quartz:
## cardinal_router
module cardinal_router 
#(
    parameter PACKET_SIZE = 64
)
(
    input clk, reset,                     
    output polarity,
    input cwsi,                          
    output cwri,                         
    input [PACKET_SIZE - 1:0] cwdi,      
    input ccwsi,                         
    output ccwri,                        
    input [PACKET_SIZE - 1:0] ccwdi,     
    input pesi,                          
    output peri,                         
    input [PACKET_SIZE - 1:0] pedi,      
    output cwso,                         
    input cwro,                          
    output [PACKET_SIZE - 1:0] cwdo,     
    output ccwso,                        
    input ccwro,                         
    output [PACKET_SIZE - 1:0] ccwdo,    
    output peso,                         
    input pero,                          
    output [PACKET_SIZE - 1:0] pedo      
);
==> flow/config.mk <==
export PLATFORM = sky130hd
export DESIGN_NAME = cardinal_router
export DESIGN_NICKNAME = cardinal_router
export VERILOG_FILES = /design/flow/design.v
export SDC_FILE = /design/flow/constraint.sdc
export NUM_CORES = 4
export LEC_CHECK = 0
export CAP_MARGIN = 20
export CELL_PAD_IN_SITES_GLOBAL_PLACEMENT = 2
export CORE_MARGIN = 2
export CORE_UTILIZATION = 40
export GPL_TIMING_DRIVEN = 1
export HOLD_SLACK_MARGIN = 0.07
export SLEW_MARGIN = 20
export TNS_END_PERCENT = 25
==> flow/constraint.sdc <==
create_clock -name core_clock -period 4.0 [get_ports {clk}]
set_input_delay 0.8000 -clock core_clock [delete_from_list [all_inputs] [get_ports {clk}]]
set_output_delay 0.8000 -clock core_clock [all_outputs]
set_load 0.01 [all_outputs]
run.sh (not shown) runs the stock make flow with config.mk's settings and CLKGATE_MAP_FILE=.
quartz | stages: all done | timing, DRC, antenna: all pass
Input changes introduced in cedar (baseline for comparison: quartz):
- an added CTS_CLUSTER_SIZE of 37
- a deleted CELL_PAD_IN_SITES_GLOBAL_PLACEMENT that had been 2
- a deleted TNS_END_PERCENT that had been 25
- a deleted GPL_TIMING_DRIVEN that had been 1
- a deleted HOLD_SLACK_MARGIN that had been 0.07
- a change of CORE_UTILIZATION from 40 to 70
- a change of the clock period (ns, I/O delays scaled along) from 4.0 to 2.63
### Flow results
- The layout from cedar, despite a flow that completed every stage, fails the layout checks, with the failing checks listed as setup timing.
- Of the two values seen for type of the setup path with the least slack, reg -> reg was produced by cedar and reg -> out by quartz.
- Taking quartz as 1.0, cedar lands at 2.5 on total length of routed met3 wires.
- Diff quartz -> cedar | post-layout utilization of the core | increase of 39 points
- In cedar, initial antenna violation count is lower than in quartz.
- cedar: routability congestion estimate higher than quartz
- quartz was smaller in final cell area than cedar.
- End point of the critical path = pedo[49]: quartz; end point of the critical path = bufCwo0.memory[1]: cedar
- NOTE instance area after placement quartz->cedar decreased slightly
- Delta (cedar minus quartz): maximum number of pins on one net before global-route repair has increased; non-clock buffer share of cell area has increased.
- [cedar] sequential share of cell area fell 0.99 points relative to quartz
- quartz has a lower first-iteration DRC count than cedar.
- Worst setup slack: lower on cedar
Here is what was changed in the inputs of zinc compared with cedar.
- a change of CORE_UTILIZATION from 70 to 40
- a deleted CTS_CLUSTER_SIZE that had been 37
- a change of the clock period (ns, I/O delays scaled along) from 2.63 to 4.0
Findings:
Proportion of cell area spent on the clock network | zinc above cedar. A capturing instance or port of the critical path of ccwdo[13] is what zinc shows, while bufCwo0.memory[1] belongs to cedar. Both conditions hold for zinc: the flow ran to the end and the final layout passed the timing, design-rule and antenna checks. zinc vs cedar on post-placement cell count: zinc is the higher one. Via count of the routed design in zinc is 16% lower than in cedar. Compared with cedar, zinc shows non-clock buffer total of the final layout that has gone down by more than 10%. Taking cedar as the reference point, the worst ir drop on vdd of zinc falls by about 50%. On critical path depth: zinc sits below cedar. Core utilization of the finished layout for zinc: 40 points down relative to cedar.
Relative to zinc, the following input files were edited for yarrow:
- changing CORE_UTILIZATION from 40 to 59
- changing the clock period (ns, I/O delays scaled along) from 4.0 to 2.02
Results
- Status yarrow: flow complete, layout not clean - setup timing
- Going from zinc to yarrow, wire length of the first global-routing pass grew by more than 10%.
- zinc has a higher pin slew with the least headroom to its limit than yarrow.
- Taking zinc as the reference, in yarrow number of clock sinks did not really move; cell area reported after detailed placement now sits higher; switching part of the total power +1.2 points; count of clock-buffer cells in the layout fell by 15.
Changes in onyx relative to yarrow:
- changing CORE_UTILIZATION from 59 to 68
- setting CTS_CLUSTER_SIZE to 37 for the first time
- changing the clock period (ns, I/O delays scaled along) from 2.02 to 2.53
==> results <==
onyx failed in global routing (5_1_grt) with GRT-0232. onyx vs yarrow: half-perimeter wire length after detailed placement down by a little under 10%. Taking yarrow as the reference, in onyx area of the die -about 13%, count of instantiated cells in the yosys netlist neither gained nor lost much.
Input changes introduced in fjord (baseline for comparison: onyx):
- SETUP_SLACK_MARGIN: unset -> 0.52
- CORE_UTILIZATION: 68 -> 67
- the clock period (ns, I/O delays scaled along): 2.53 -> 2.0
==> results <==
For fjord, the flow was terminated by a tool error in global routing (5_1_grt) and produced no final design.
onyx -> fjord: count of instantiated cells in the yosys netlist delta 0, exact match
Total half-perimeter wirelength after legalization and detailed placement (fjord over onyx): increase, 9.0%
Chip area for fjord: 1.5% up relative to onyx
Delta (fjord minus onyx): cell resize tally after clock tree synthesis increased by 140% relative to the old numbers; chip area in the Yosys report flat; die width grew by about 0.7%.
No activity file was given, so power comes from the tool's default toggle rates.
